==> inputs of wip/harbor <==
// bellmanford
module bellmanford (reset, clock, GMAR1, GMDR1, GMAR2, GMDR2, IMAR, IMDR, WMAR1, WMAR2, WMDR1, WMDR2, WMWDR, WMWAR, WMWE, OMAR, OMDR, OMWAR, OMWDR, OMWE, NegCycle, Finish);
input clock,reset;
output reg [12:0] GMAR1;
input wire [127:0] GMDR1;
output reg [12:0] GMAR2;
input wire [127:0] GMDR2;
output reg [12:0] IMAR;
input wire [7:0] IMDR;
output reg [12:0] WMAR1;
input wire [127:0] WMDR1;
output reg [12:0] WMAR2;
input wire [127:0] WMDR2;
output reg [12:0] WMWAR;
output reg [127:0] WMWDR;
output reg WMWE;
output wire [12:0] OMAR;
output wire [15:0] OMDR;
assign OMAR = 13'b0;
assign OMDR = 16'b0;
output reg [12:0] OMWAR;
output reg [15:0] OMWDR;
output reg OMWE;
output reg NegCycle;
output reg Finish;
parameter [4:0]  
Init    = 4'b0000,
Init1   = 4'b0001,
Init2   = 4'b0010,
Init3   = 4'b0011,
Upd_S   = 4'b0100,
Upd_D   = 4'b0101, 
BFA1    = 4'b0110,
BFA_Stall1 = 4'b0111,
BFA2    = 4'b1000,
BFA_Stall2    = 4'b1001,
BFA3    = 4'b1010,
BFA_Stall3 = 4'b1011,
BFA4    = 4'b1100,
BFA5    = 4'b1101,
BFA_Stall4 = 4'b1110,
BFA6    = 4'b1111,
OP1     = 5'b10000,
OP_Stall1 = 5'b10001,
OP2     = 5'b10010,
OP3     = 5'b10011,
  ...
make LEC_CHECK=0 CAP_MARGIN=20 CORE_MARGIN=2 CORE_UTILIZATION=59 SETUP_SLACK_MARGIN=0.87 SLEW_MARGIN=20 finish   # period 3.46 ns
run.sh (not shown) runs the stock make flow with config.mk's settings and CLKGATE_MAP_FILE=.
==> inputs of wip/xenon, as changes to wip/harbor <==
--- a/flow/config.mk
+++ b/flow/config.mk
@@ -7,6 +7,13 @@
 export LEC_CHECK = 0
+export ABC_AREA = 0
 export CAP_MARGIN = 20
+export CORE_ASPECT_RATIO = 0.71
 export CORE_MARGIN = 2
 export CORE_UTILIZATION = 59
-export SETUP_SLACK_MARGIN = 0.87
+export CTS_CLUSTER_DIAMETER = 389
+export CTS_CLUSTER_SIZE = 20
+export HOLD_SLACK_MARGIN = -0.02
+export MIN_ROUTING_LAYER = met1
+export SETUP_SLACK_MARGIN = 0.68
 export SLEW_MARGIN = 20
+export TNS_END_PERCENT = 30
==> flow/constraint.sdc (replaced) <==
create_clock -name core_clock -period 2.37 [get_ports {clock}]
set_input_delay 0.4740 -clock core_clock [delete_from_list [all_inputs] [get_ports {clock}]]
set_output_delay 0.4740 -clock core_clock [all_outputs]
set_load 0.01 [all_outputs]
==> inputs of wip/garnet, as changes to wip/harbor <==
--- a/flow/config.mk
+++ b/flow/config.mk
@@ -9,4 +9,4 @@
 export CORE_MARGIN = 2
-export CORE_UTILIZATION = 59
-export SETUP_SLACK_MARGIN = 0.87
+export CORE_UTILIZATION = 40
+export SETUP_SLACK_MARGIN = 0.65
 export SLEW_MARGIN = 20
==> flow/constraint.sdc (replaced) <==
create_clock -name core_clock -period 2.37 [get_ports {clock}]
set_input_delay 0.4740 -clock core_clock [delete_from_list [all_inputs] [get_ports {clock}]]
set_output_delay 0.4740 -clock core_clock [all_outputs]
set_load 0.01 [all_outputs]
==> inputs of wip/pepper, as changes to wip/harbor <==
--- a/flow/config.mk
+++ b/flow/config.mk
@@ -9,4 +9,4 @@
 export CORE_MARGIN = 2
-export CORE_UTILIZATION = 59
-export SETUP_SLACK_MARGIN = 0.87
+export CORE_UTILIZATION = 68
+export SETUP_SLACK_MARGIN = -0.22
 export SLEW_MARGIN = 20
==> flow/constraint.sdc (replaced) <==
create_clock -name core_clock -period 2.52 [get_ports {clock}]
set_input_delay 0.5040 -clock core_clock [delete_from_list [all_inputs] [get_ports {clock}]]
set_output_delay 0.5040 -clock core_clock [all_outputs]
set_load 0.01 [all_outputs]
==> comparison <==
- wip/garnet finished but fails on negative setup slack. wip/xenon reached the layout checks and failed them: negative setup slack. wip/harbor never finished: it broke off in 3_2_place_iop. wip/pepper stopped in 3_2_place_iop (PPL-0024).
- Of wip/xenon and wip/garnet, wip/garnet has the higher design area (gap about 10%, measured against wip/garnet).
- In wip/xenon the utilization is higher than in wip/garnet, by 19 points.
- In wip/xenon the first-iteration DRC count is larger than in wip/garnet, by about 53%.
- In wip/garnet the global-route usage is lower than in wip/xenon, by 9.3 points.
- Of wip/garnet and wip/xenon, wip/garnet has the higher count of clock-buffer cells in the layout (gap 37).
- Against wip/garnet, the sequential share of layout area of wip/xenon is higher by 3.6 points.
- In wip/xenon the setup slack is better than in wip/garnet, by 0.016 ns.
- Synthesized area is the same in wip/xenon and wip/garnet.

---

==> inputs of v2 <==
Starting RTL as in the previous note.
Settings: LEC_CHECK=0, CAP_MARGIN=20, CORE_MARGIN=2, CORE_UTILIZATION=57, CTS_CLUSTER_DIAMETER=363, SETUP_SLACK_MARGIN=1.01, SLEW_MARGIN=20; clock period 5.0 ns.
==> inputs of v13, as changes to v2 <==
Settings changed: CORE_UTILIZATION 57 to 40, CTS_CLUSTER_DIAMETER 363 to unset, SETUP_SLACK_MARGIN 1.01 to unset.
==> inputs of v38, as changes to v2 <==
Settings changed: CORE_UTILIZATION 57 to 40, CTS_CLUSTER_DIAMETER 363 to unset, SETUP_SLACK_MARGIN 1.01 to unset.
==> flow/constraint.sdc (replaced) <==
create_clock -name core_clock -period 2.37 [get_ports {clock}]
set_input_delay 0.4740 -clock core_clock [delete_from_list [all_inputs] [get_ports {clock}]]
set_output_delay 0.4740 -clock core_clock [all_outputs]
set_load 0.01 [all_outputs]
==> impl_metrics.tcl <==
# yosys + openroad results
set metrics [dict create \
    die_height_um 213.4 \
    stop_error "[ERROR PPL-0024] Number of IO pins (790) exceeds maximum number of available positions (766). Increase the die perimeter from 853.50um to 1074.40um." \
    outcome "stopped before the end" \
    chipArea_mm2 0.04553 \
    stop_stage "I/O pin placement (3_2_place_iop)" \
]
# the run above: v2

==> impl_metrics.tcl <==
# flow metrics
set metrics [dict create \
    chipArea_mm2 0.06449 \
    yosys.area.top_type "dfxtp_1" \
    r2r_slack_ps 810 \
    hold_depth 0 \
    outcome "complete, no violations" \
    worst_ep_required_time_ps 5370 \
    use_met3_pct 4.292 \
    worst_setup_path_start_kind "flip-flop" \
]
# the run above: v13

==> impl_metrics.tcl <==
# flow metrics
set metrics [dict create \
    die_height_um 253.9 \
    so.violations "setup timing" \
    worst_slack_ps -720.4 \
    finalSetupViolations 66 \
    outcome "complete, but fails checks" \
]
# the run above: v38

